## config.mk

```make
export PLATFORM = sky130hd
export DESIGN_NAME = custom_cpu
export DESIGN_NICKNAME = custom_cpu
export VERILOG_FILES = /design/flow/design.v
export SDC_FILE = /design/flow/constraint.sdc
export NUM_CORES = 4
export LEC_CHECK = 0
export CAP_MARGIN = 20
export CORE_MARGIN = 2
export CORE_UTILIZATION = 61
export SLEW_MARGIN = 20
export TNS_END_PERCENT = 65
```

## constraint.sdc

```tcl
create_clock -name core_clock -period 8.68 [get_ports {clk}]
set_input_delay 1.7360 -clock core_clock [delete_from_list [all_inputs] [get_ports {clk}]]
set_output_delay 1.7360 -clock core_clock [all_outputs]
set_load 0.01 [all_outputs]
```

## design.v

```verilog
`timescale 10 ns / 1 ns
module alu(
	input  [32 - 1:0]  A,
	input  [32 - 1:0]  B,
	input  [              2:0]  ALUop,
	output                      Overflow,
	output                      CarryOut,
	output                      Zero,
	output [32 - 1:0]  Result
);
	wire CarryIn = (ALUop[2]==1'b1||ALUop[1:0]==2'b11);								 
	wire [32 :0] A_Extended = {A[32 - 1],A};	 
	wire [32 :0] B_Extended = {B[32 - 1],B};
	wire [32 :0] B_Convert = (ALUop[2]==1'b1||ALUop[1:0]==2'b11)? ~B_Extended : B_Extended; 
	wire [32 + 1:0] C = A_Extended+B_Convert+CarryIn;	 
	wire [32 - 1:0] Less;
	assign Result=({32{ALUop==3'b000}}&(A&B))
				|({32{ALUop==3'b001}}&(A|B))
				|({32{ALUop==3'b100}}&(A^B))
				|({32{ALUop==3'b101}}&~(A|B))
				|({32{ALUop[1:0]==2'b10}}&(C[32 - 1:0]))
				|({32{ALUop[1:0]==2'b11}}&(Less));
	assign Zero=(Result==32'b0);
	assign CarryOut=(ALUop[2]||ALUop[1:0])^C[32+1];
	assign Overflow=C[32]^C[32-1];				 
	assign Less={{(32-1){1'b0}},(ALUop[2]&&C[32])||((~ALUop[2])&&CarryOut)};
endmodule
`timescale 10 ns / 1 ns
module shifter (
	input  [32 - 1:0] A,
	input  [              4:0] B,
	input  [              1:0] Shiftop,
	output [32 - 1:0] Result
);
	localparam Left_logical     = 2'b00;
	localparam Right_logical    = 2'b10;
	localparam Right_arthimetic = 2'b11;
	wire   [2*32-1:0] extended_data = {{32{A[32-1]}},A};
	assign Result = {32{Shiftop==Left_logical}} & (A<<B) |
	                {32{Shiftop==Right_logical}} & (A>>B) |
					{32{Shiftop==Right_arthimetic}} & extended_data[{1'b0,B}+:32];
endmodule
`timescale 10 ns / 1 ns
module reg_file(
	input                       clk,
	input  [5 - 1:0]  waddr,
	input  [5 - 1:0]  raddr1,
	input  [5 - 1:0]  raddr2,
	input                       wen,
	input  [32 - 1:0]  wdata,
	output [32 - 1:0]  rdata1,
	output [32 - 1:0]  rdata2
);
	reg [32-1:0] rf [31:0];
	always @(posedge clk)
	begin
		if(wen==1'b1 && waddr!=5'b0) 
		rf [waddr]<= wdata; 
	end
	assign rdata1=(raddr1==0)?0:rf[raddr1];
	assign rdata2=(raddr2==0)?0:rf[raddr2]; 
endmodule
`timescale 10ns / 1ns
module custom_cpu(
	input         clk,
	input         rst,
	output [31:0] PC,
	output        Inst_Req_Valid,
	input         Inst_Req_Ready,
	input  [31:0] Instruction,
	input         Inst_Valid,
	output        Inst_Ready,
	output [31:0] Address,
	output        MemWrite,
	output [31:0] Write_data,
	output [ 3:0] Write_strb,
	output        MemRead,
	input         Mem_Req_Ready,
	input  [31:0] Read_data,
	input         Read_data_Valid,
	output        Read_data_Ready,
	output [31:0] cpu_perf_cnt_0,
	output [31:0] cpu_perf_cnt_1,
	output [31:0] cpu_perf_cnt_2
);
	wire [31:0] opnumber_1, opnumber_2;
	wire [ 2:0] ALUop;
	wire overflow,carryout,zero;
	wire [31:0] result_1;
	wire [31:0] shift_data;
	wire [ 4:0] shift_amount;
	wire [ 1:0] shiftop;
	wire [31:0] result_2;
	wire [ 4:0] RF_raddr1;
	wire [ 4:0] RF_raddr2;
	wire [31:0] RF_rdata1, RF_rdata2;
	wire	    RF_wen;
	wire [ 4:0] RF_waddr;
	wire [31:0]	RF_wdata;
	alu alu_u0(opnumber_1,opnumber_2,ALUop,overflow,carryout,zero,result_1); 
	shifter shifter_u0(shift_data,shift_amount,shiftop,result_2); 
	reg_file reg_file_u0(clk,RF_waddr,RF_raddr1,RF_raddr2,RF_wen,RF_wdata,RF_rdata1,RF_rdata2); 
	reg  [31:0] IR;  
	reg  [31:0] MDR;  
	reg  [31:0] PC_reg;  
	reg  [31:0] PC_next_reg;  
	reg  [31:0] ALUout;  
	wire [ 6:0] opcode      = IR[ 6: 0];
	wire [ 4:0] rd          = IR[11: 7];
	wire [ 2:0] funct3      = IR[14:12];
	wire [ 4:0] rs1         = IR[19:15];
	wire [ 4:0] rs2         = IR[24:20];
	wire [ 6:0] funct7      = IR[31:25];
	wire [11:0] I_immediate = IR[31:20];
	wire [11:0] S_immediate = {IR[31:25],IR[11:7]};
	wire [12:0] B_immediate = {IR[31],IR[7],IR[30:25],IR[11:8],1'b0};
	wire [31:0] U_immediate = {IR[31:12],12'b0};
	wire [20:0] J_immediate = {IR[31],IR[19:12],IR[20],IR[30:21],1'b0};
	wire R_type            = opcode[5] && opcode[4] && ~opcode[2];
	wire I_type            = ~opcode[5] && opcode[4] && ~opcode[2];
	wire R_calculate       = R_type && ~R_shift && ~multiply;
	wire R_shift           = R_type && (funct3[1:0]==2'b01);
	wire multiply          = R_type && (funct7[0]);
	wire I_calculate       = I_type && ~I_shift;
	wire I_shift           = I_type && (funct3[1:0]==2'b01);
	wire calculate         = R_calculate || I_calculate;
	wire shift             = R_shift || I_shift;
	wire jump              = opcode[6] && opcode[2];
	wire branch            = opcode[6] && ~opcode[2];
	wire load              = ~opcode[5] && ~opcode[4];
	wire store             = ~opcode[6] && opcode[5] && ~opcode[4];
	wire load_imm          = ~opcode[6] && opcode[2];
	wire jal               = jump && opcode[3];
	wire jalr              = jump && ~opcode[3];
	wire [2:0] ALUsrc_state = {(current_state[3:1]==3'b000), current_state[3],current_state[2]||current_state[1]};  
	wire [1:0] ALUsrcA      = {jalr,load_imm};
	wire [2:0] ALUsrcB1     = {branch,jal,jalr};
	wire [3:0] ALUsrcB2     = {load_imm,branch || R_calculate || multiply,load || I_calculate,store};
	localparam INIT      = 9'b000000001,  
			   IF        = 9'b000000010,  
			   IW        = 9'b000000100,  
			   ID        = 9'b000001000,  
			   EX        = 9'b000010000,  
			   STORE     = 9'b000100000,  
			   LOAD      = 9'b001000000,  
			   RDW       = 9'b010000000,  
			   WB        = 9'b100000000;  
	reg [8:0] current_state;
	reg [8:0] next_state;
	always @(posedge clk)begin
		if(rst==1'b1)
			current_state <= INIT;
		else
			current_state <= next_state;
	end
	always @(*)begin
		if(rst==1'b1)
			next_state = INIT;
		else begin
			case(current_state)
			INIT: 
				next_state = IF;  
			IF:   begin
				if(Inst_Req_Ready==1'b1)  
					next_state = IW;
				else
					next_state = IF;
			end
			IW:   begin
				if(Inst_Valid==1'b1)  
					next_state = ID;
				else
					next_state = IW;
			end
			ID:   
				next_state = EX;  
			EX:   begin
				if(branch)
					next_state = IF;
				else if(calculate||shift||jump||load_imm||multiply)
					next_state = WB;
				else if(store)
					next_state = STORE;
				else if(load)
					next_state = LOAD;
				else
					next_state = EX;
			end
			STORE:begin
				if(Mem_Req_Ready==1'b1)  
					next_state = IF;
				else
					next_state = STORE;
			end
			LOAD: begin
				if(Mem_Req_Ready==1'b1)  
					next_state = RDW;
				else
					next_state = LOAD;
			end
			RDW:  begin
				if(Read_data_Valid==1'b1)  
					next_state = WB;
				else
					next_state = RDW;
			end
			WB:
				next_state = IF;
			default:
				next_state = INIT;
			endcase
		end
	end
	always @(posedge clk)begin
		if(current_state==INIT)  
			PC_next_reg <= 32'b0;
		else if(current_state==IF || current_state==IW)  
			PC_next_reg <= ALUout;
	end
	wire [2:0] branch_type = {funct3[2:1]==2'b00,funct3[2:1]==2'b10,funct3[2:1]==2'b11};
	wire branch_condition = branch_type[2] && (funct3[0]^zero) ||
							branch_type[1] && (funct3[0]^result_1[0]) ||
							branch_type[0] && (funct3[0]^carryout);  
	always @(posedge clk)begin
		if(current_state==INIT)
			PC_reg <= 32'b0;
		else if(current_state==ID && ~jump && ~branch && ~load_imm)
			PC_reg <= PC_next_reg;
		else if(current_state==EX)begin
			if(branch && branch_condition)
				PC_reg <= ALUout;
			else if(branch && ~branch_condition)
				PC_reg <= PC_next_reg;
			else if(jump)
				PC_reg <= ALUout;
			else if(load_imm)
				PC_reg <= PC_next_reg;
		end
	end
	always @(posedge clk)begin
		if(current_state[2] && Inst_Valid)
			IR <= Instruction;
	end
	always @(posedge clk)begin
		if(current_state[7] && Read_data_Valid)
			MDR <= Read_data;
	end
	always @(posedge clk)begin
		ALUout <= result_1;
	end
	assign PC = PC_reg;
	assign RF_raddr1       = rs1;
	assign RF_raddr2       = rs2;
	wire   write_condition = calculate||shift||load||load_imm||jump||multiply;
	assign RF_wen          = (current_state == WB)&&(write_condition);
	assign RF_waddr        = rd;
	wire [31:0] calculate_wdata = {32{calculate}} & ALUout;
	wire [31:0] shift_wdata     = {32{shift}} & result_2;
	wire [63:0] full_multiply_result = RF_rdata1*RF_rdata2;
	wire [31:0] multiply_wdata  = {32{multiply}} & full_multiply_result[31:0];
	wire [31:0] jump_wdata      = {32{jump}} & PC_next_reg;
	wire [31:0] load_imm_wdata  = {32{load_imm}} & (opcode[5]? U_immediate:ALUout);
	wire [31:0] load_wdata; 
	wire [ 7:0] target_byte     = MDR[{ALUout[1:0],3'b0}+:8];
	wire [15:0] target_halfword = MDR[{ALUout[1:0],3'b0}+:16];
	wire [31:0] zeroextended_target_byte = {{24{1'b0}},target_byte};
	wire [31:0] zeroextended_target_halfword = {{16{1'b0}},target_halfword};
	wire [31:0] signextended_target_byte = {{24{target_byte[7]}},target_byte};
	wire [31:0] signextended_target_halfword = {{16{target_halfword[15]}},target_halfword};
	assign load_wdata           = {32{load}} &
								  {{32{(funct3==3'b000)}} & signextended_target_byte |
	                               {32{(funct3==3'b001)}} & signextended_target_halfword |
								   {32{(funct3==3'b010)}} & MDR |
								   {32{(funct3==3'b100)}} & zeroextended_target_byte |
								   {32{(funct3==3'b101)}} & zeroextended_target_halfword};
	assign RF_wdata             = load_wdata | calculate_wdata | shift_wdata | multiply_wdata |jump_wdata | load_imm_wdata;
	assign opnumber_1               = {32{ALUsrc_state[0]}} & PC_reg |
									  {32{ALUsrc_state[1]}} & (ALUsrcA[1]? RF_rdata1:PC_reg) |
									  {32{ALUsrc_state[2]}} & (ALUsrcA[0]? PC_reg:RF_rdata1);
	wire [31:0] signextended_Iimm   = {{20{I_immediate[11]}},I_immediate};
	wire [31:0] signextended_Jimm   = {{11{J_immediate[20]}},J_immediate};
	wire [31:0] signextended_Bimm   = {{19{B_immediate[12]}},B_immediate};
	wire [31:0] signextended_Simm   = {{20{S_immediate[11]}},S_immediate};
	assign opnumber_2               = {32{ALUsrc_state[0]}} & 32'b100 |
									  {32{ALUsrc_state[1]}} & {
										{32{ALUsrcB1[0]}} & signextended_Iimm |
										{32{ALUsrcB1[1]}} & signextended_Jimm |
										{32{ALUsrcB1[2]}} & signextended_Bimm } |
									  {32{ALUsrc_state[2]}} & {
										{32{ALUsrcB2[0]}} & signextended_Simm |
										{32{ALUsrcB2[1]}} & signextended_Iimm |
										{32{ALUsrcB2[2]}} & RF_rdata2 |
										{32{ALUsrcB2[3]}} & U_immediate};
	wire ADD_type              = (funct3==3'b000);
	wire AND_type              = funct3[2];
	wire SLT_type              = (funct3[2:1]==2'b01);
	wire [2:0] AND_op          = {~funct3[1],1'b0,funct3[1:0]==2'b10};
	wire [2:0] SLT_op          = {~funct3[0],2'b11};
	wire [2:0] ALUop_Rcal      = {3{R_calculate}} &
							     {{3{ADD_type}} & {funct7[5],2'b10} |
	                              {3{AND_type}} & AND_op |
							      {3{SLT_type}} & SLT_op};
	wire [2:0] ALUop_Ical      = {3{I_calculate}} &
								 {{3{ADD_type}} & {3'b010} |
								  {3{AND_type}} & AND_op |
								  {3{SLT_type}} & SLT_op};
	wire [2:0] ALUop_branch    = {3{branch}} &
								 {{3{~funct3[2]}} & 3'b110 |
								  {3{funct3[2:1]==2'b10}} & 3'b111 |
								  {3{funct3[1]}} & 3'b011};
	assign ALUop               = {3{ALUsrc_state[0] || ALUsrc_state[1]}} & {3'b010} |
								 {3{ALUsrc_state[2]}} & {
									{3{jump||load||store||load_imm}} & {3'b010} |
									ALUop_branch | ALUop_Rcal | ALUop_Ical
								 };
	assign shift_data   = shift? RF_rdata1 : RF_rdata2;
	assign shift_amount = {5{R_shift}} & RF_rdata2[4:0] |
						  {5{I_shift}} & I_immediate[4:0] |
						  {5{store}} & {ALUout[1:0],3'b000};
	assign shiftop      = {2{shift}} & {funct3[2],funct7[5]} |
						  {2{store}} & {2'b00};
	assign Inst_Req_Valid = current_state[1];
	assign Inst_Ready     = current_state[0] | current_state[2];
	assign Read_data_Ready= current_state[0] | current_state[7];
	assign MemRead        = current_state[6];
	assign MemWrite       = current_state[5];
	assign Address        = {32{current_state[1]}} & PC_reg |
						    {32{current_state[5] || current_state[6]}} & {ALUout[31:2],{2'b0}};
	assign Write_data     = result_2;
	wire [3:0] sb_strb    = {4{funct3[1:0]==2'b00}} & {ALUout[1:0]==2'b11,ALUout[1:0]==2'b10,ALUout[1:0]==2'b01,ALUout[1:0]==2'b00};
	wire [3:0] sh_strb    = {4{funct3[0]}} & {{2{ALUout[1]}},{2{~ALUout[1]}}};
	wire [3:0] sw_strb    = {4{funct3[1]}} & {4'b1111};
	assign Write_strb     = {4{store}} & (sb_strb | sh_strb | sw_strb);
	reg [31:0] cycle_cnt;
	always @(posedge clk)begin
		if(rst==1'b1)
			cycle_cnt <= 32'b0;
		else
			cycle_cnt <= cycle_cnt+32'b1;
	end
	assign cpu_perf_cnt_0 = cycle_cnt;
	reg [31:0] mem_cycle_cnt;
	always @(posedge clk)begin
		if(rst==1'b1)
			mem_cycle_cnt <= 32'b0;
		else if((current_state[6] || current_state[5]) && Mem_Req_Ready)  
			mem_cycle_cnt <= mem_cycle_cnt+32'b1;
	end
	assign cpu_perf_cnt_1 = mem_cycle_cnt;
	reg [31:0] inst_cycle_cnt;
	always @(posedge clk)begin
		if(rst==1'b1)
			inst_cycle_cnt <= 32'b0;
		else if(current_state[1] && Inst_Req_Ready)  
			inst_cycle_cnt <= inst_cycle_cnt+32'b1;
	end
	assign cpu_perf_cnt_2 = inst_cycle_cnt;
endmodule
```

## run.sh

```bash
#!/bin/bash
# the make line also repeats each setting of config.mk as NAME=value (left out here)
make -C /OpenROAD-flow-scripts/flow DESIGN_CONFIG=/design/flow/config.mk WORK_HOME=/design/flow/orfs CLKGATE_MAP_FILE= finish
```

==> results of run 1 <==
what timing repair did:
| action | in CTS | in global routing |
|---|---|---|
| setup endpoints to repair | 578 | 682 |
| buffers inserted | 52 | 48 |
| pin swaps | 46 | 33 |
| cloned | 16 | 11 |
| resized | 130 | 123 |
per-stage QoR:
step / util / hold WS [ns]
after global routing: 0.7352 / 0.4999
final: 0.7355 / 0.4707
after detailed placement: 0.6847 / 0.4596
after floorplan: - / 0.4581
after CTS: 0.7273 / 0.4719
after global placement: 0.6847 / 0.4356
area by class of cell:
| cell class | count | area (µm²) |
|---|---|---|
| well taps | 1876 | 2347 |
| multi-input cells | 4478 | 45650 |
| diodes | 17 | 42.54 |
| flip-flops and latches | 1297 | 36870 |
| clock buffers | 184 | 3664 |
| clock inverters | 63 | 775.7 |
| repair buffers | 1086 | 10740 |
| inverters | 574 | 2160 |
| fillers | 8724 | 36770 |
per-layer routing:
metal | wire length [µm] | vias to the layer above | GRT usage
met5 | 266 | - | 0
li1 | - | 26580 | -
met1 | 112300 | 34010 | 0.5908
met3 | 55760 | 2260 | 0.1693
met2 | 158000 | 7231 | 0.7408
met4 | 39820 | 30 | 0.3905
==> run notes, run 1 <==
Status on the layout run. Wire length of the first global-routing pass landed at 493600 µm. Core area landed at 0.1390 mm². The layout checks failed on setup timing. The synthesized netlist was found by Yosys to have 6787 cells. Of all flip-flops after synthesis, the portion carrying an async set or reset was 0. Total via count after detailed routing landed at 70110.

Clock input transition at the sequential cells of the worst setup and hold paths landed at 0.06 ns. For the final database, setup skew stands at about 0.064 ns. Relative to the synthesized area, the layout overhead comes to 20.03%. Total die size landed at around 0.14 mm². Dividing the synthesized area by the synthesized cell count gives 12.55 µm². The number of antenna violations at the first check in global routing is 33. Multiplexer share of the synthesized area landed at 0.1990. Per the final report, max-transition violations number 0. Count of hold-fix buffers inserted at cts landed at 0. After its last routability iteration, the placer logged a weighted congestion of 1.105. Clock tree synthesis found a total of 1297 sinks.

The timing report attributes the biggest portion of critical-path delay to adder cells. The tool warning count for the run is 67. The endpoint identified for the worst register-to-register timing path is reg_file_u0.rf[9][31]. Per the detail_route report, vias per standard cell equal 7.323. Post-detailed-placement half-perimeter wirelength landed at 225200 µm. The post-synth count of flops with an enable pin is 1086. In this run the tightest slew margin relative to its limit is 0.1141. Cell count after placement landed at approximately 9200. In this run the most critical hold path is launched from cycle_cnt[0].

Setup total negative slack on the finished layout was measured at -430.16 ns. The number of buffers and inverters on the critical path is 9. The worst setup path is launched from a flop. At the end of the flow, the number of nets in the layout was 8272.

The OpenROAD report gives the critical path a data arrival time of 10.62 ns. Post-synthesis xor/xnor area fraction landed at 0.02242. The timing report shows the most common cell along the critical path to be fa_1.

Per the OpenROAD timing report, the critical path contains 33 cells. For flop-to-flop paths, the worst setup slack is -1.38 ns.

Final routed wirelength across all metal layers landed at 366100 µm. Per the detailed placement report, the placed cell area equals 0.09519 mm².

Endpoints failing hold in the final report were tallied at 0. The synthesized instance count is 6787. The critical path is of the flop to flop type. Post-route period utilization is reported as 1.159. Among all flip-flop cells after synthesis, the most frequent one is edfxtp_1.

Once routing completed, OpenROAD measured the worst setup slack at -1.381 ns. Number of cells in the finished layout apart from fillers landed at ~9600.

In this run the deepest clock path goes through 3 buffers.

According to the report, the first pass of detailed routing completed in 9 iterations. Total of flip-flops plus latches after synthesis landed at 1297. The largest single stage delay on the critical path is 0.64 ns.

The critical path endpoint has a required time of 9.24 ns. Before any placement, the netlist area is recorded as around 0.085 mm². Looking at the clock tree report, the root buffer type is clkbuf_16. OpenSTA lists the critical path endpoint as reg_file_u0.rf[9][31]. Ranked by total cell area, the synthesized netlist is headed by edfxtp_1 (38%), mux4_2 (17%), fa_1 (9.6%), dfxtp_1 (5.0%), ha_1 (3.2%). Maximum number of pins on one net before global-route repair landed at 84. Number of global-route vias before repair landed at 67720. The netlist uses 93 different library cells. In the synthesized netlist, the dominant kind of combinational cell is multiplexers. Buffers inserted during clock tree synthesis total 135. During placement, the flow inserted port buffers numbering 268. The global route stage reports its total congestion overflow as 0. Simple-gate area share of the yosys netlist landed at 0.09208. Total global-route track usage over all layers is 0.4962. STA classifies the critical path endpoint as a flop.

H-tree level count landed at 4. Number of max-cap violations landed at 0. The horizontal die dimension reported for this design is 377.7 µm. Per the STA report, the cell with the highest stage delay on the worst path is mux4_2. Once layout is done, the placed cells without fillers occupy just over 0.1 mm². In this run the remaining antenna-violating nets after routing total 0. The flow ran to the end, but the layout failed its checks. For this configuration, the core starts out at a cell density of 0.6127. The type recorded for the worst min-delay path is flop to flop. Number of setup violations in the final report landed at about 590. Chip area estimate from yosys synthesis landed at 0.08518 mm². Number of synthesis warnings landed at 2.

Per the detail_route report, routed wire per instance is 38.23 µm. The synthesis stats list as the most numerous cell edfxtp_1. The area fraction of the largest cell type after synthesis is 0.3828. For the worst-skew pair, the clock arrives at the later sink with an insertion delay of 0.85 ns. For this run, the register share of the synthesized area comes to 0.4324.

Counting I/O delays and the setup requirement, the final critical path takes 10.06 ns. The critical path maximum fanout is 16. Sorting the synthesized cells by how often they occur yields edfxtp_1 (1086), nor2_1 (635), mux4_2 (633), inv_1 (569), nand2_1 (527). Setup repair after global routing could not meet its margin everywhere. The flow reports an fmax of 99.40 MHz.

Worst-margin pin slew landed at 1.323 ns. Per the synthesis report, the adder-cell share of the synthesized area is 0.1286. TritonCTS built the clock tree. Per the synthesis report, the dominant area consumer among library cells is edfxtp_1. Length in cells of the worst reg-to-reg path landed at 33. TritonRoute reported its final design rule violation total as 0.

Total number of placement rows landed at 137. Floorplan die height landed at 377.7 µm. Minimum setup slack after placement landed at -1.421 ns.

The cell-mix breakdown from Yosys lists the compound-gate area share as 0.07709. The violation tally recorded at the end of detailed-routing iteration 0 is roughly 12000. Hold path depth landed at 1.

In the hold report, the worst path ends at cycle_cnt[0]. 271 I/O pins were placed.
==> run 2, diff against run 1 <==
CORE_UTILIZATION = 70   (was 61)
CTS_CLUSTER_SIZE = 41   (was unset)
clock period = 9.69 ns   (was 8.68 ns; I/O delays follow)
==> run notes, run 2 <==
Implementation results. The flow did not finish. The stage where the run came to a stop is global routing. The first error in the log reads "[ERROR GRT-0116] Global routing finished with congestion. Check the congestion regions in the DRC Viewer". Synthesis produced ~6800 cells. Worst-case clock buffer depth landed at 3. Total global routing overflow landed at 197. For reference, the mux area share after synthesis is 0.1990. In the synthesized netlist the dominant register cell turns out to be edfxtp_1. All-layer global routing usage landed at 0.8423.

Of the post-synthesis cell area, the dominant cell type holds 0.3828. Clock sink total landed at 1297. According to the floorplan report, the die height is between 300 and 400 µm. The clock H-tree reported by CTS has 4 levels. Post-synth tally of flip-flops with integrated enable landed at about 1100. Count of unique library cells instantiated by Yosys landed at 93. Summed over all instances, the cell type with the most area after synthesis is edfxtp_1. In this run the clock root is driven by a clkbuf_16. Count of hold-fix buffers inserted at cts landed at 0. Sorting the synthesized cells by how often they occur yields edfxtp_1 (1086), nor2_1 (635), mux4_2 (633), inv_1 (569), nand2_1 (527). Adder and majority gate portion of the synthesized area landed at 0.1286. In this run, the synthesized area fraction spent on AND-OR/OR-AND gates is recorded as 0.07709. Initial core utilization landed at 0.7081. In the Yosys report the total cell count is 6787. In this run, the synthesized area fraction spent on and/or/nand/nor cells is recorded as 0.09208. After synthesis, the largest family of logic cells by area is multiplexers. The synthesis stat section lists a flop and latch total of roughly 1300. According to the floorplan report, the total die area is 0.1245 mm².

The main area contributors are edfxtp_1 (38%), mux4_2 (17%), fa_1 (9.6%), dfxtp_1 (5.0%), ha_1 (3.2%). The placed instances occupy a cell area of just over 0.09 mm². The chip area line in the Yosys stat output reads 0.08518 mm². In this run the tool buffered the top-level ports with 268 buffer cells. Proportion of synthesized flip-flops having asynchronous set or reset landed at 0. The congestion estimate from routability-driven global placement came to ~1.1.

The die is 352.8 µm wide. Number of CTS-inserted buffers landed at about 140. According to the floorplan log, the row count is 127. The most common cell in the synthesized netlist is edfxtp_1. Per the synthesis report, the XOR/XNOR share of the synthesized area is 0.02242.

For this design the top-level I/O count stands at 271. At the placement stage, the worst setup path has a slack of -0.7591 ns. The synthesis report lists the Yosys warning total as 2. The core region is about 0.12 mm². Average cell area after synthesis landed at about 13 µm². Sequential share of the synthesized area landed at 0.4324. Once detailed placement completed, the half-perimeter wirelength came to about 250000 µm. Synthesized area landed at 0.08518 mm².
run 2: metal layers:
| layer | global-route usage | GRT overflow |
|---|---|---|
| met1 | 0.8414 | 21 |
| met5 | 0.5321 | 5 |
| met2 | 0.9494 | 73 |
| met4 | 0.8116 | 74 |
| met3 | 0.7637 | 24 |
run 2: through the flow:
step                      utilization  hold slack (ns)  setup TNS [ns]  cells
after floorplan                     -           0.4581               0   6818
after global placement         0.7779           0.4358          -25.19   8801
after detailed placement       0.7780           0.4643          -82.59   8801
after CTS                      0.8219           0.4858          -16.51   9067
run 2: repair_timing:
action / CTS
endpoints found under the hold margin: 0
setup buffers: 12
pin swaps: 20
gates resized: 111
gates cloned: 5
endpoints found under the setup margin: 325
==> run 3, diff against run 2 <==
CAP_MARGIN = 40   (was 20)
CORE_UTILIZATION = 72   (was 70)
CTS_CLUSTER_DIAMETER = 273   (was unset)
CTS_CLUSTER_SIZE = 36   (was 41)
SETUP_SLACK_MARGIN = 1.45   (was unset)
TNS_END_PERCENT = unset   (was 65)
clock period = 10.0 ns   (was 9.69 ns; I/O delays follow)
==> run notes, run 3 <==
Implementation results. Per the synth log, the flip-flop and latch total comes to roughly 1300. Total global routing overflow landed at 157. After clock tree synthesis, the flow added hold-fix buffers numbering 0. Share of synthesized cell area in and-or and or-and compound cells landed at 0.07709. Core area landed at 0.1178 mm². Yosys reports a chip area of approximately 0.085 mm².

Number of cell instances after yosys synthesis landed at between 6000 and 7000. In this run, the synthesized area fraction spent on xor and xnor cells is recorded as 0.02242. The placement report lists the number of port buffers as between 200 and 300.

Total die size landed at 0.1211 mm². After legalization and detailed placement, the total HPWL measured 263600 µm. Per the CTS log, the root buffer master is clkbuf_16. Sequential share of the synthesized area landed at 0.4324.

Measured along the x axis, the die boundary spans 348.0 µm. During I/O placement, the number of pins put on the boundary was 271. Number of CTS-inserted buffers landed at 42.

Prior to clock tree synthesis, the placed netlist has a worst setup slack of -0.1948 ns. The first error in the log reads "[ERROR GRT-0116] Global routing finished with congestion. Check the congestion regions in the DRC Viewer". For this configuration, the core starts out at a cell density of 0.7233. Placement-stage cell area landed at a little over 0.09 mm².

Synthesis instantiated 93 different standard cells from the library. Of the combinational cells, the family taking the most area is multiplexers. All-layer global routing usage landed at 0.7696. Simple-gate area share of the yosys netlist landed at 0.09208.

Placer's final routability congestion estimate landed at 1.091. For reference, the mux area share after synthesis is 0.1990. By area the synthesized netlist is led by edfxtp_1 (38%), mux4_2 (17%), fa_1 (9.6%), dfxtp_1 (5.0%), ha_1 (3.2%).

Post-synth tally of flip-flops with integrated enable landed at 1086. Instance tally after logic synthesis landed at 6787. Average cell area after synthesis landed at 12.55 µm². Yosys reported that registers with async set or reset make up 0. Synthesized area landed at 0.08518 mm². Summed over all instances, the cell type with the most area after synthesis is edfxtp_1. Clock tree synthesis found a total of 1297 sinks. Adder and majority gate portion of the synthesized area landed at 0.1286.

Floorplan die height landed at 348.0 µm. The flow halted during global routing. H-tree level count landed at 2.

According to the floorplan log, the row count is 126. Number of synthesis warnings landed at 2. Ranked by instance count, the synthesized netlist is headed by edfxtp_1 (1086), nor2_1 (635), mux4_2 (633), inv_1 (569), nand2_1 (527).

The synthesis report names the predominant flop master as edfxtp_1. In the post-synthesis netlist, the cell with the most instances is edfxtp_1. The detailed placer reported the number of placed instances as 8648. The flow did not finish.

In this run the deepest clock path goes through 3 buffers. Of the post-synthesis cell area, the dominant cell type holds 0.3828.
## run 3: through the flow
step / TNS, ns / hold slack, ns
4_1_cts: 0 / 0.4993
3_3_place_gp: -1.399 / 0.4354
2_1_floorplan: 0 / 0.4581
3_5_place_dp: -9.843 / 0.4550
## run 3: what timing repair did
item,4_1_cts
hold endpoints to repair,0
setup buffers,32
pin swaps,17
endpoints found under the setup margin,725
cloned,6
resized,76
## run 3: per-layer routing
metal	track usage	overflow
met2	0.9211	53
met4	0.7326	71
met5	0.3986	3
met3	0.6399	22
met1	0.7718	8
==> run 4, diff against run 3 <==
CAP_MARGIN = 20   (was 40)
CORE_ASPECT_RATIO = 0.5   (was unset)
CTS_CLUSTER_DIAMETER = 364   (was 273)
CTS_CLUSTER_SIZE = 99   (was 36)
PLACE_DENSITY = 0.39   (was unset)
SETUP_SLACK_MARGIN = unset   (was 1.45)
TNS_END_PERCENT = 10   (was unset)
clock period = 10.6 ns   (was 10.0 ns; I/O delays follow)
==> run notes, run 4 <==
Implementation results. The flow did not finish. It got as far as global routing and failed there. H-tree level count landed at 1. The horizontal die dimension reported for this design is 490.4 µm.

Per the synthesis report, the XOR/XNOR share of the synthesized area is 0.02242. Sorting the synthesized cells by area gives the leading types as edfxtp_1 (38%), mux4_2 (17%), fa_1 (9.6%), dfxtp_1 (5.0%), ha_1 (3.2%). The cell type that accounts for the most area after synthesis is edfxtp_1.

Worst-case clock buffer depth landed at 3. Proportion of synthesized flip-flops having asynchronous set or reset landed at 0. Once the clock tree was built, the setup fixing pass inserted 0 buffers. Number of I/O pins landed at 271. The number of cells reported by Yosys stat comes to 6787. The number of placed instances, taps included, is 8598. Placement-stage cell area landed at roughly 0.09 mm². In this run, the synthesized area fraction spent on adder and majority cells is recorded as 0.1286.

OpenSTA, run right after detailed placement, puts the worst setup slack at -0.2805 ns. RePlAce ended its routability-driven mode at a weighted congestion of between 1 and 1.5. Per the placement log, port buffering inserted 268 buffers.

The overall die size recorded for this design is 0.1212 mm². In the synthesized netlist, the dominant kind of combinational cell is multiplexers. Floorplan die height landed at between 200 and 250 µm. Ranked by instance count, the synthesized netlist is headed by edfxtp_1 (1086), nor2_1 (635), mux4_2 (633), inv_1 (569), nand2_1 (527). Post-synth tally of flip-flops with integrated enable landed at 1086. Sequential share of the synthesized area landed at 0.4324. The most used flip-flop cell after synthesis is edfxtp_1. Yosys reports a chip area of 0.08518 mm². A synthesized cell averages 12.55 µm². Number of synthesis warnings landed at 2. The root buffer cell chosen for the clock tree is clkbuf_16. Hold repair after CTS inserted 0 buffers.

For reference, the mux area share after synthesis is 0.1990. At the floorplan stage, the core utilization is reported as 0.7244. Detailed placement finished with a half-perimeter wire length of 250200 µm. Per the synthesis report, the simple-gate share of the synthesized area is 0.09208. Share of Yosys cell area claimed by the top area cell type landed at 0.3828. Synthesized area landed at between 0.08 and 0.09 mm². Looking at the gate-level netlist, the highest instance count belongs to edfxtp_1.

Core area landed at 0.1176 mm². Number of CTS-inserted buffers landed at 17. Total of flip-flops plus latches after synthesis landed at 1297. The number of clock sinks came to 1297.

Per the synthesis report, the AND-OR/OR-AND share of the synthesized area is 0.07709. Instance tally after logic synthesis landed at about 6800. Total number of placement rows landed at 89. The gate-level netlist out of Yosys references 93 unique cell types.
[run 4: timing repair]
action | CTS
gates cloned | 2
gates resized | 7
setup endpoints to repair | 119
==> run 5, diff against run 4 <==
CORE_ASPECT_RATIO = unset   (was 0.5)
CORE_UTILIZATION = 22   (was 72)
CTS_CLUSTER_DIAMETER = unset   (was 364)
CTS_CLUSTER_SIZE = unset   (was 99)
PLACE_DENSITY = unset   (was 0.39)
TNS_END_PERCENT = unset   (was 10)
clock period = 14.6 ns   (was 10.6 ns; I/O delays follow)
==> run notes, run 5 <==
Status on the layout run. Yosys printed 2 warnings. Accumulated negative setup slack landed at 0 ns. The clock net in this run drives a total of 1297 sinks. Post-synthesis xor/xnor area fraction landed at 0.02242.

Measured along the y axis, the die boundary spans 626.2 µm. The cell-mix breakdown from Yosys lists the simple-gate area share as 0.09208. The critical path runs through a total of 33 cells. The pin closest to its max-slew limit shows a slew of 1.297 ns. The tool warning count for the run is 64. Placer's final routability congestion estimate landed at 0.9899. STA lists the endpoint of the worst register-to-register path as reg_file_u0.rf[7][27]. Number of vias per cell after detailed routing landed at about 5.0. The number of global-route vias before repair came to 59430. The final timing report derives a shortest allowable period of about 12 ns.

Number of max-cap violations landed at 0. Setup repair after global routing left no endpoint under its margin. Counting both buffers and inverters, the worst setup path holds a total of 7. Worst-case clock buffer depth landed at 3. Looking at the hold checks, the worst path lands on cycle_cnt[0]. Remaining routing DRC violations landed at 0.

Buffer count from post-CTS setup fixing landed at 0. The initialized floorplan defines 228 standard-cell rows. STA classifies the critical path startpoint as a flop.

Post-synth tally of flip-flops with integrated enable landed at 1086. The core region is 0.3857 mm². Proportion of synthesized flip-flops having asynchronous set or reset landed at 0. Final hold violation count landed at 0. Routed length per instance landed at 25.56 µm. TritonCTS built the clock tree. Share of Yosys cell area claimed by the top area cell type landed at 0.3828. On the reported timing paths, the clock transition at the registers reads 0.06 ns.

Count of hold-fix buffers inserted at cts landed at 0. H-tree level count landed at 4. Final period utilization landed at 0.8340.

The OpenROAD report gives the critical path a required time of 14.95 ns. For this run, the register share of the synthesized area comes to 0.4324.

Worst-case clock skew landed at 0.06389 ns. Port buffer count landed at about 270.

The slew check shows that the tightest pin keeps a relative margin of 0.1355. The clock reaches the later pin of the worst-skew pair after 0.82 ns. Wire length of the first global-routing pass landed at 444400 µm. Among cell families on the critical path, the largest total delay comes from adder cells. Synthesis-to-layout area growth landed at 16.68%. Maximum clock rate landed at 82.13 MHz. Final routed wirelength across all metal layers landed at 314200 µm. The number of antenna violations at the first check in global routing was 26. Post-CTS repair ended up resizing 0 cells. Counting instances in the post-synthesis netlist gives the leading cell types as edfxtp_1 (1086), nor2_1 (635), mux4_2 (633), inv_1 (569), nand2_1 (527).

Of the combinational cells, the family taking the most area is multiplexers. Maximum number of pins on one net before global-route repair landed at 103. The routed layout has 61260 vias. After synthesis, the share of cell area in mux cells is 0.1990. Initial core utilization landed at 0.2209.

Detailed placement finished with a half-perimeter wire length of 211600 µm. The most critical setup path has its endpoint at reg_file_u0.rf[7][27]. In this run the clock root is driven by a clkbuf_16. The path class of the tightest hold or removal check is flop to flop. Max-slew check failures listed in the final report amount to 0.

Among all stages on the critical path, the largest delay is contributed by dfxtp_4. Instance tally after logic synthesis landed at 6787. Per the hold report, the tightest min-delay path originates at cycle_cnt[0]. The setup path with the least slack is of type flop to flop. The arrival time of data at the worst endpoint is listed as 12.53 ns.

Number of cell instances after yosys synthesis landed at about 6800. Hold path depth landed at 1. All-layer global routing usage landed at 0.1561. According to the I/O placement log, the pin count is between 200 and 300.

Per the post-route antenna check, the number of violating nets is 0. Number of iterations in the first detailed-routing pass landed at 7. The run finished with no timing, DRC or antenna violations. After synthesis, the mean cell area works out to 12.55 µm². In this run the register-to-register setup slack is 2.42 ns. The die covers 0.3922 mm².

Ranked by total cell area, the synthesized netlist is headed by edfxtp_1 (38%), mux4_2 (17%), fa_1 (9.6%), dfxtp_1 (5.0%), ha_1 (3.2%). Highest cell delay on the worst timing path landed at 0.77 ns. Yosys mapped the design onto 93 distinct sky130hd cell types. Critical-path maximum fanout landed at 33.

Number of setup violations in the final report landed at 0. The net count of the finished layout is around 7700. Measured in cells, the most critical reg-to-reg path has a length of 33. The stat command in Yosys gives a chip area of 0.08518 mm². After the first detailed-routing iteration, the DRC count stood at 7535. Looking at the gate-level netlist, the highest instance count belongs to edfxtp_1. The largest total area in the synthesized netlist belongs to edfxtp_1. Share of synthesized cell area in and-or and or-and compound cells landed at 0.07709. Share of the core filled with cells landed at 0.2577.

Looking at the cell usage after synthesis, the top flip-flop cell is edfxtp_1. Number of CTS-inserted buffers landed at 140. The mapped netlist covers between 0.08 and 0.09 mm².

STA classifies the critical path endpoint as a flop. Total of flip-flops plus latches after synthesis landed at 1297. Total global routing overflow landed at 0. In this run the horizontal extent of the chip is 626.2 µm.

Adder and majority gate portion of the synthesized area landed at 0.1286.
## run 5: layout make-up
| type | instances | area (µm²) |
|---|---|---|
| timing repair buffer | 494 | 4509 |
| fill | 40020 | 286300 |
| inverter | 574 | 2160 |
| antenna | 22 | 55.05 |
| tap | 5175 | 6475 |
| multi-input combinational | 4470 | 44760 |
| clock buffer | 178 | 3719 |
| clock inverter | 81 | 837.1 |
| sequential | 1297 | 36870 |
## run 5: metal layers
metal	wire [µm]	GRT usage	part of all wire	up-vias
met3	32750	0.03645	0.10	602
met5	26	0	0.000083	-
met1	123000	0.2061	0.39	31880
met2	144700	0.2447	0.46	3394
li1	-	-	-	25380
met4	13690	0.06562	0.044	4
## run 5: per-stage QoR
step	hold WS (ns)	setup slack, ns	area, µm²	cells
after floorplan	0.4581	3.680	85300	6818
after CTS	0.4680	2.475	99310	12270
after global placement	0.4406	2.511	94750	12010
after detailed placement	0.4543	2.551	94760	12010
final	0.4725	2.424	99390	12290
after global routing	0.4866	2.028	99380	12290
==> run 6, diff against run 5 <==
CAP_MARGIN = 10   (was 20)
CORE_ASPECT_RATIO = 0.88   (was unset)
CORE_UTILIZATION = 71   (was 22)
CTS_CLUSTER_SIZE = 41   (was unset)
GPL_ROUTABILITY_DRIVEN = 1   (was unset)
MAX_ROUTING_LAYER = met5   (was unset)
MIN_ROUTING_LAYER = met1   (was unset)
PLACE_DENSITY_LB_ADDON = 0.03   (was unset)
SETUP_SLACK_MARGIN = 2.38   (was unset)
SLEW_MARGIN = 0   (was 20)
TNS_END_PERCENT = 5   (was unset)
clock period = 8.44 ns   (was 14.6 ns; I/O delays follow)
==> run notes, run 6 <==
Implementation results. Synthesized area landed at 0.08518 mm². Initial core utilization landed at 0.7133. Timing analysis after detailed placement gives a worst setup slack of -1.671 ns. Per the OpenROAD floorplan log, the width of the die is approximately 370 µm. During synthesis, Yosys emitted a total of 2 warnings.

By area the synthesized netlist is led by edfxtp_1 (38%), mux4_2 (17%), fa_1 (9.6%), dfxtp_1 (5.0%), ha_1 (3.2%). Routability-driven placement finished with a final weighted congestion of between 1 and 1.5. Core area landed at 0.1194 mm². Clock sink total landed at 1297. Buffers inserted to repair hold after CTS numbered 0. Clock tree synthesis selected as its root buffer the cell clkbuf_16. Per the post-synthesis report, the number of cells in the design is 6787. The post-synth count of flops with an enable pin is 1086.

In this run, the synthesized area fraction spent on xor and xnor cells is recorded as 0.02242. TritonCTS created 133 clock buffers. Count of unique library cells instantiated by Yosys landed at 93. After floorplanning, the die was sized to cover between 0.1 and 0.15 mm².

Of the post-synthesis cell area, the part taken by muxes is 0.1990. The H-tree generated during clock tree synthesis spans 4 levels. The run ended at global routing. In this run the vertical extent of the chip is 328.9 µm. The first error in the log reads "[ERROR GRT-0116] Global routing finished with congestion. Check the congestion regions in the DRC Viewer". Sequential share of the synthesized area landed at 0.4324. The run stopped with a tool error. Placement-stage cell area landed at 0.09460 mm². Post-detailed-placement half-perimeter wirelength landed at 258300 µm. The placement report lists the number of port buffers as 268. For reference, the top cells by count after synthesis are edfxtp_1 (1086), nor2_1 (635), mux4_2 (633), inv_1 (569), nand2_1 (527). The most used flip-flop cell after synthesis is edfxtp_1.

All-layer global routing usage landed at 0.8148. Simple-gate area share of the yosys netlist landed at 0.09208. Number of I/O pins landed at 271.

Chip area estimate from yosys synthesis landed at 0.08518 mm². Worst-case clock buffer depth landed at 3. Once placement completed, the tool counted placed cells totaling between 8000 and 9000. Total global routing overflow landed at 2522. Total number of placement rows landed at between 100 and 150. After synthesis, the largest family of logic cells by area is multiplexers. Average cell area after synthesis landed at 12.55 µm².

Total of flip-flops plus latches after synthesis landed at around 1300. Proportion of synthesized flip-flops having asynchronous set or reset landed at 0. The synthesized design spends more area on one cell type than any other, namely edfxtp_1.

Share of synthesized cell area in and-or and or-and compound cells landed at 0.07709. Share of Yosys cell area claimed by the top area cell type landed at 0.3828. After synthesis, the design contains 6787 cells according to Yosys. Adder and majority gate portion of the synthesized area landed at 0.1286. In the post-synthesis netlist, the cell with the most instances is edfxtp_1.
==> run 6: layer usage <==
| metal | track usage | overflow |
|---|---|---|
| met5 | 0.4155 | 22 |
| met4 | 0.7442 | 658 |
| met3 | 0.6812 | 195 |
| met2 | 0.9786 | 1465 |
| met1 | 0.8287 | 182 |
==> run 6: repair_timing <==
item	in CTS
resized	140
setup buffers	22
pin swaps	18
setup endpoints to repair	1111
gates cloned	12
==> run 7, diff against run 6 <==
ABC_AREA = 1   (was unset)
CAP_MARGIN = 20   (was 10)
CORE_ASPECT_RATIO = unset   (was 0.88)
CORE_UTILIZATION = 70   (was 71)
CTS_CLUSTER_SIZE = 72   (was 41)
GPL_ROUTABILITY_DRIVEN = unset   (was 1)
MAX_ROUTING_LAYER = unset   (was met5)
MIN_ROUTING_LAYER = unset   (was met1)
PLACE_DENSITY_LB_ADDON = unset   (was 0.03)
SETUP_SLACK_MARGIN = unset   (was 2.38)
SLEW_MARGIN = 20   (was 0)
TNS_END_PERCENT = unset   (was 5)
clock period = 4.38 ns   (was 8.44 ns; I/O delays follow)
==> run notes, run 7 <==
Implementation results. The commonest register cell is edfxtp_1. Count of unique library cells instantiated by Yosys landed at 81. The area fraction of the largest cell type after synthesis is 0.3736.

Summing all multiplexer cells gives an area fraction of 0.0006881. The die is 357.1 µm tall. Total die size landed at 0.1275 mm². By instance count, the leading cell after synthesis is nor2_1. CTS reports a maximum clock tree buffer depth of 3. The run stopped with a tool error. Counting the warning lines in the Yosys log gives 2. Post-synthesis xor/xnor area fraction landed at 0.009332. Per the Yosys statistics, synthesis produced about 10000 cells.

After synthesis, the largest family of logic cells by area is AND-OR/OR-AND gates. Port buffer count landed at 268. According to the Yosys statistics, the synthesized design has a chip area of 0.08729 mm².

The floorplan has 129 rows. The share of the Yosys chip area taken by registers is 0.4220. The synthesis run shows the most used standard cells to be nor2_1 (1599), o21ai_0 (1398), nand2_1 (1207), edfxtp_1 (1086), inv_1 (1014). Initial core utilization landed at 0.7051. Total global routing overflow landed at between 400 and 500. The global routing report lists combined usage of all routing layers as 0.8292.

Clock sink total landed at 1297. After synthesis the cells add up to 0.08729 mm². Looking at area per cell type in the netlist, the leader is edfxtp_1. Post-detailed-placement half-perimeter wirelength landed at 265800 µm. A synthesized cell averages roughly 8.6 µm². Post-synth tally of flip-flops with integrated enable landed at 1086.

In this run the count of I/O pins placed on the die edge is 271. Proportion of synthesized flip-flops having asynchronous set or reset landed at 0. The H-tree was split into 4 levels.

The tool reported: "[ERROR GRT-0232] Routing congestion too high. Check the congestion heatmap in the GUI". Of the total synthesized cell area, the portion taken by AND-OR and OR-AND cells is 0.1883. In this run, the synthesized area fraction spent on and/or/nand/nor cells is recorded as 0.1709. Count of hold-fix buffers inserted at cts landed at 0. The cell-mix breakdown from Yosys lists the adder-cell area share as 0.1255. Counting every instance in the synthesized netlist gives 10140.

Core area landed at 0.1238 mm². It got as far as global routing and failed there. Total of flip-flops plus latches after synthesis landed at 1297. Per the CTS log, the root buffer master is clkbuf_16. Per the OpenROAD floorplan log, the width of the die is 357.1 µm. RePlAce ended its routability-driven mode at a weighted congestion of 1.122. By area the synthesized netlist is led by edfxtp_1 (37%), fa_1 (9.4%), o21ai_0 (8.0%), nor2_1 (6.9%), nand2_1 (5.2%).

Cell count after placement landed at around 13000. Buffers inserted during clock tree synthesis total 136.
-- run 7: metal layers --
metal  GRT overflow  GRT usage
met1             58     0.8346
met4            168     0.7820
met5              6     0.5315
met2            169     0.9419
met3             38     0.7426
-- run 7: what timing repair did --
item / in CTS
cloned: 22
resized: 216
setup buffers: 72
pin swaps: 34
setup endpoints to repair: 1122
-- run 7: per-stage QoR --
step	utilization	setup WS (ns)	area [µm²]
after floorplan	-	-3.973	87960
after global placement	0.8351	-4.483	103400
after detailed placement	0.8351	-4.678	103400
after CTS	0.8864	-4.261	109700
==> run 8, diff against run 7 <==
CAP_MARGIN = 30   (was 20)
CELL_PAD_IN_SITES_GLOBAL_PLACEMENT = 3   (was unset)
CORE_ASPECT_RATIO = 1.3   (was unset)
CORE_UTILIZATION = 49   (was 70)
CTS_CLUSTER_DIAMETER = 97   (was unset)
CTS_CLUSTER_SIZE = 65   (was 72)
GPL_ROUTABILITY_DRIVEN = 1   (was unset)
HOLD_SLACK_MARGIN = -0.02   (was unset)
MAX_ROUTING_LAYER = met4   (was unset)
MIN_ROUTING_LAYER = met1   (was unset)
PLACE_DENSITY = 0.87   (was unset)
TNS_END_PERCENT = 90   (was unset)
clock period = 10.8 ns   (was 4.38 ns; I/O delays follow)
==> run notes, run 8 <==
Implementation results. The flow did not finish. The flow stopped in global placement without I/O. The tool reported: "[ERROR GPL-0301] Utilization 105.954 % exceeds 100%". Counting the warning lines in the Yosys log gives 2. Share of synthesized cell area in and-or and or-and compound cells landed at 0.1883. A synthesized cell averages about 8.6 µm².

Total of flip-flops plus latches after synthesis landed at between 1000 and 1500. The portion of synthesized area spent on multiplexers is 0.0006881. The share of the Yosys chip area taken by registers is 0.4220. Adder and majority gate portion of the synthesized area landed at 0.1255. The synthesized netlist occupies a cell area of 0.08729 mm². The biggest area contributor in the post-synthesis netlist is edfxtp_1. The synth_stat.txt file lists the number of cells as 10140.

Count of unique library cells instantiated by Yosys landed at 81. Ranked by total cell area, the synthesized netlist is headed by edfxtp_1 (37%), fa_1 (9.4%), o21ai_0 (8.0%), nor2_1 (6.9%), nand2_1 (5.2%). According to the Yosys statistics, the synthesized design has a chip area of a little under 0.09 mm². The chip occupies 0.1816 mm².

Synthesis produced a netlist whose cell count is around 10000. The synthesis report names the predominant flop master as edfxtp_1. Counting flops with a built-in enable in the synthesized netlist gives 1086. Total number of placement rows landed at 176. After synthesis, the most frequently instantiated cells are nor2_1 (1599), o21ai_0 (1398), nand2_1 (1207), edfxtp_1 (1086), inv_1 (1014). Per the OpenROAD floorplan log, the width of the die is 374.2 µm. Of the total synthesized cell area, the portion taken by XOR and XNOR cells is 0.009332.

Core area landed at 0.1771 mm². Share of Yosys cell area claimed by the top area cell type landed at 0.3736. The share of the core area taken by cells at floorplan is 0.4930. Yosys shows that the main logic family after synthesis is AND-OR/OR-AND gates. Simple-gate area share of the yosys netlist landed at 0.1709. Floorplan die height landed at 485.2 µm. For this run, asynchronously set or reset flops after synthesis account for 0. nor2_1 is the most common cell in the netlist.
==> run 9, diff against run 8 <==
ABC_AREA = unset   (was 1)
CAP_MARGIN = 20   (was 30)
CELL_PAD_IN_SITES_GLOBAL_PLACEMENT = unset   (was 3)
CORE_ASPECT_RATIO = unset   (was 1.3)
CORE_UTILIZATION = 58   (was 49)
CTS_CLUSTER_DIAMETER = unset   (was 97)
CTS_CLUSTER_SIZE = 42   (was 65)
GPL_ROUTABILITY_DRIVEN = unset   (was 1)
HOLD_SLACK_MARGIN = unset   (was -0.02)
MAX_ROUTING_LAYER = unset   (was met4)
MIN_ROUTING_LAYER = unset   (was met1)
PLACE_DENSITY = unset   (was 0.87)
PLACE_DENSITY_LB_ADDON = 0.06   (was unset)
SETUP_SLACK_MARGIN = 1.72   (was unset)
TNS_END_PERCENT = unset   (was 90)
clock period = 5.91 ns   (was 10.8 ns; I/O delays follow)
==> run notes, run 9 <==
Status on the layout run. The worst setup path is captured at a flop. Remaining routing DRC violations landed at 0. Endpoints with negative setup slack in the final report add up to 1113. Final antenna-violating net count landed at 0.

The kind of cell with the highest combined delay along the critical path is adder cells.

Per Yosys stat, the portion of area used by sequential elements is 0.4324. The flow ran to the end, but the layout failed its checks. Multiplexer share of the synthesized area landed at 0.1990. Total die size landed at 0.1499 mm².

Of all cell types, the one taking the most synthesized area is edfxtp_1. Required time of the critical path landed at 6.47 ns. The timing report shows that the slowest cell on the worst path is mux4_2.

The final route contains 72880 vias. Worst slew margin relative to its limit landed at 0.1331.

Average cell area after synthesis landed at 12.55 µm². Worst-case clock buffer depth landed at 3. Post-route worst setup slack landed at -4.190 ns. Final worst hold slack landed at around 0.47 ns.

According to the floorplan report, the die height is 387.2 µm. The routed design has 390000 µm of wire. Grouping non-sequential cells by family puts the most area in multiplexers.

Hold path depth landed at 1. Post-synth tally of flip-flops with integrated enable landed at 1086. OpenSTA lists the critical path endpoint as reg_file_u0.rf[0][31]. STA reports the tightest min-delay check as being of type flop to flop.

The pre-CTS setup check shows a worst slack of -4.487 ns. Count of unique library cells instantiated by Yosys landed at between 90 and 100. Yosys instantiated no cell more often than edfxtp_1. The synthesis report lists the most area-consuming cells as edfxtp_1 (38%), mux4_2 (17%), fa_1 (9.6%), dfxtp_1 (5.0%), ha_1 (3.2%). Per the post-run analysis, buffers plus inverters along the critical path come to 11. The synthesized instance count is 6787. In this run, CTS created clock tree buffers numbering 137. TritonCTS built the clock tree. Hold analysis lists the worst path endpoint as cycle_cnt[0]. The report counts max-capacitance violations totalling 0. TritonCTS reports the number of clock sinks as ~1300. Pin placement for this block handled between 200 and 300 I/O pins. Number of antenna violations at the first check in global routing landed at 31. The layout checks failed on setup timing. The floorplan step defined a core boundary enclosing 0.1457 mm².

Maximum number of pins on one net before global-route repair landed at around 76. After global routing the overflow that remains totals 0. The initial utilization of the core area, before any placement, comes to 0.5845.

Maximum clock rate landed at 99.01 MHz. In the final report, the number of pins over their slew limit comes to 0.

For the final database, setup skew stands at 0.07613 ns. STA classifies the critical path startpoint as a flop. According to the timing report, the arrival time at the worst endpoint equals 10.66 ns. In this run the most critical hold path is launched from cycle_cnt[0]. For this run, asynchronously set or reset flops after synthesis account for 0.

Worst reg-to-reg setup slack landed at -4.19 ns. Detailed-route iteration 0 reported a violation count of 12370. Share of the core filled with cells landed at 0.7311. Number of logged tool warnings landed at 65. The script logs the ratio of routed vias to standard cells as 7.169. Clock input transition at the sequential cells of the worst setup and hold paths landed at 0.07 ns.

The share of synthesized area in the top cell type comes to 0.3828. The mapped netlist covers 0.08518 mm². Placer's final routability congestion estimate landed at 1.087. Row generation in the floorplan step produced 140 rows. Post-detailed-placement half-perimeter wirelength landed at ~250000 µm. Accumulated negative setup slack landed at -3006.80 ns. The endpoint identified for the worst register-to-register timing path is reg_file_u0.rf[0][31]. For this run, the detailed router's first-pass iteration total came to 9.

Routed length per instance landed at 38.36 µm. Per the synthesis report, the simple-gate share of the synthesized area is 0.09208. The synthesized netlist has a Yosys-reported chip area of 0.08518 mm². Port buffer count landed at 268. Floorplan die width landed at between 300 and 400 µm. Per the Yosys statistics, synthesis produced 6787 cells.

All-layer global routing usage landed at 0.5092. Number of synthesis warnings landed at 2. The clock reaches the later pin of the worst-skew pair after between 0.8 and 0.9 ns. Length in cells of the worst reg-to-reg path landed at 34. Share of synthesized cell area in and-or and or-and compound cells landed at 0.07709. Final period utilization landed at 1.709. Total number of nets in the final design landed at roughly 8800. The tree is rooted in a clkbuf_16.

Once synthesis finished, the tally of register bits stood at 1297. Post-synthesis xor/xnor area fraction landed at 0.02242.

The STA report counts the stages on the worst setup path as 34. The report shows a maximum critical-path fanout of 15. The critical path is of the flop to flop type.

The most used flip-flop cell after synthesis is edfxtp_1. Setup repair after global routing could not meet its margin everywhere. In this run the layout overhead on the synthesized area is reported as 25.09%.

Wire length of the first global-routing pass landed at 535900 µm. Post-layout minimum cycle time landed at 10.10 ns. The longest incremental delay of any stage on the critical path is reported as around 0.66 ns. Counting instances in the post-synthesis netlist gives the leading cell types as edfxtp_1 (1086), nor2_1 (635), mux4_2 (633), inv_1 (569), nand2_1 (527). Adder and majority gate portion of the synthesized area landed at 0.1286.

For reference, the final report shows the hold violation count at 0. Number of global-route vias before repair landed at 71370. Worst-margin pin slew landed at 1.296 ns. CTS built an H-tree with a depth of 4.
run 9: through the flow:
step           area, µm²  instances
6_report          106600      10170
3_5_place_dp       99940       9811
2_1_floorplan      86020       6818
4_1_cts           105800      10110
5_1_grt           106500      10150
3_3_place_gp       99890       9809
run 9: routing by layer:
layer  share of wire  track usage  vias to the layer above  wire length (µm)
met4            0.10       0.3792                       30             39530
met3            0.16       0.1916                     2315             61580
li1                -            -                    27660                 -
met5         0.00072     0.002552                        -               282
met2            0.42       0.7395                     7539            164900
met1            0.32       0.6219                    35340            123700
run 9: layout make-up:
type	instances	area, µm²
Antenna cell	17	42.54
Tap cell	1917	2399
Multi-Input combinational cell	4471	45440
Fill cell	9462	39190
Inverter	574	2161
Clock buffer	176	3712
Sequential cell	1297	36870
Timing Repair Buffer	1636	15190
Clock inverter	78	740.7
run 9: what timing repair did:
action	CTS	global route
hold buffers	0	0
gates cloned	15	3
setup endpoints to repair	1153	1529
buffers inserted	32	31
pin swaps	25	33
resized	153	65
==> run 10, diff against run 9 <==
CORE_UTILIZATION = 72   (was 58)
CTS_CLUSTER_DIAMETER = 364   (was unset)
CTS_CLUSTER_SIZE = 99   (was 42)
PLACE_DENSITY_LB_ADDON = unset   (was 0.06)
SETUP_SLACK_MARGIN = unset   (was 1.72)
TNS_END_PERCENT = 10   (was unset)
clock period = 9.71 ns   (was 5.91 ns; I/O delays follow)
==> run notes, run 10 <==
Implementation results. Yosys reports the multiplexer fraction of the synthesized area as 0.1990. Counting flops and latches in the post-synthesis netlist gives approximately 1300. Number of cell instances after yosys synthesis landed at 6787. In this run the vertical extent of the chip is 348.0 µm.

Number of CTS-inserted buffers landed at 17. The area fraction of the largest cell type after synthesis is 0.3828. Post-detailed-placement half-perimeter wirelength landed at approximately 250000 µm.

After synthesis, the most frequently instantiated cells are edfxtp_1 (1086), nor2_1 (635), mux4_2 (633), inv_1 (569), nand2_1 (527). The run stopped with a tool error. The horizontal die dimension reported for this design is 348.0 µm. Counting along the longest clock path gives a buffer depth of 3. The report lists the number of standard-cell rows as 126.

Clock sink total landed at roughly 1300. Of the combinational cells, the family taking the most area is multiplexers. Placer's final routability congestion estimate landed at approximately 1.1. Number of synthesis warnings landed at 2. In this run the cell area of the synthesized design comes to around 0.085 mm². The most common cell in the synthesized netlist is edfxtp_1. The chip occupies 0.1211 mm².

Sequential share of the synthesized area landed at 0.4324. CTS placed an instance of clkbuf_16 at the clock tree root. After synthesis, the netlist uses 93 different library cells.

Summed over all instances, the cell type with the most area after synthesis is edfxtp_1. Instance tally after logic synthesis landed at 6787. The post-placement cell area is between 0.09 and 0.1 mm². Per the synthesis report, the adder-cell share of the synthesized area is 0.1286. In the post-synthesis netlist, the biggest area contributors are edfxtp_1 (38%), mux4_2 (17%), fa_1 (9.6%), dfxtp_1 (5.0%), ha_1 (3.2%). Post-synth the commonest register cell is edfxtp_1. Simple-gate area share of the yosys netlist landed at 0.09208. It got as far as global routing and failed there. Proportion of synthesized flip-flops having asynchronous set or reset landed at 0. Initial core utilization landed at 0.7233. Number of I/O pins landed at 271.

Post-synthesis xor/xnor area fraction landed at 0.02242. The cell-mix breakdown from Yosys lists the compound-gate area share as 0.07709. Chip area estimate from yosys synthesis landed at 0.08518 mm². The synthesized design contains 1086 enable-type register cells. Minimum setup slack after placement landed at -0.7687 ns. Input and output buffers added on the ports amount to 268.

Core area landed at ~0.12 mm². Looking at the clock tree report, the H-tree level count equals 1. After synthesis, the mean cell area works out to 12.55 µm².
-- run 10: repair_timing --
action	in CTS
hold buffers	0
hold endpoints to repair	0
setup buffers	17
endpoints found under the setup margin	269
pin swaps	8
cloned	9
resized	63
-- run 10: per-stage QoR --
step	utilization	TNS [ns]	instances
4_1_cts	0.8030	-4.970	8757
3_3_place_gp	0.7915	-43.83	8701
3_5_place_dp	0.7917	-100.19	8702
2_1_floorplan	-	-33.05	6818
==> run 11, diff against run 10 <==
CELL_PAD_IN_SITES_DETAIL_PLACEMENT = 2   (was unset)
CORE_ASPECT_RATIO = 1.31   (was unset)
CORE_MARGIN = 7   (was 2)
CORE_UTILIZATION = 61   (was 72)
CTS_CLUSTER_DIAMETER = unset   (was 364)
CTS_CLUSTER_SIZE = unset   (was 99)
GPL_TIMING_DRIVEN = 1   (was unset)
HOLD_SLACK_MARGIN = 0.02   (was unset)
MIN_ROUTING_LAYER = met1   (was unset)
SETUP_SLACK_MARGIN = 0.85   (was unset)
TNS_END_PERCENT = 5   (was 10)
clock period = 8.73 ns   (was 9.71 ns; I/O delays follow)
==> run notes, run 11 <==
Implementation results. Sequential share of the synthesized area landed at 0.4324. Of the post-synthesis cell area, the dominant cell type holds 0.3828. Post-synthesis xor/xnor area fraction landed at 0.02242. The final weighted congestion recorded by global placement is approximately 1.1. Share of synthesized cell area in and-or and or-and compound cells landed at 0.07709. The chip area line in the Yosys stat output reads approximately 0.085 mm². For this design the top-level I/O count stands at 271. According to the floorplan report, the die width is 340.5 µm. Instance tally after logic synthesis landed at around 6800. The portion of synthesized area spent on multiplexers is 0.1990.

The run stopped with a tool error. Yosys stat counts between 6000 and 7000 cells in the synthesized netlist. Of the combinational cells, the family taking the most area is multiplexers. Port buffer count landed at 268. Number of synthesis warnings landed at 2. Proportion of synthesized flip-flops having asynchronous set or reset landed at 0. In this run, distinct cell masters in the synthesized netlist total 93. Adder and majority gate portion of the synthesized area landed at 0.1286. The average instance in the mapped netlist occupies 12.55 µm². The first error in the log reads "[ERROR DPL-0033] detailed placement checks failed during check placement". Looking at the gate-level netlist, the highest instance count belongs to edfxtp_1. Synthesized area landed at around 0.085 mm². The biggest area contributor in the post-synthesis netlist is edfxtp_1.

The overall die size recorded for this design is between 0.15 and 0.2 mm². The main area contributors are edfxtp_1 (38%), mux4_2 (17%), fa_1 (9.6%), dfxtp_1 (5.0%), ha_1 (3.2%). According to the floorplan report, the die height is 441.7 µm. Looking at the cell usage after synthesis, the top flip-flop cell is edfxtp_1. The stage where the run came to a stop is detailed placement. Total number of placement rows landed at 156.

In this run, the synthesized area fraction spent on and/or/nand/nor cells is recorded as 0.09208. Post-synth tally of flip-flops with integrated enable landed at 1086. Total of flip-flops plus latches after synthesis landed at 1297. Ranked by instance count, the synthesized netlist is headed by edfxtp_1 (1086), nor2_1 (635), mux4_2 (633), inv_1 (569), nand2_1 (527).

Initial core utilization landed at 0.6164. Core area landed at 0.1382 mm².
## run 11: per-stage QoR
stage	std cells
2_1_floorplan	6818
3_3_place_gp	9128
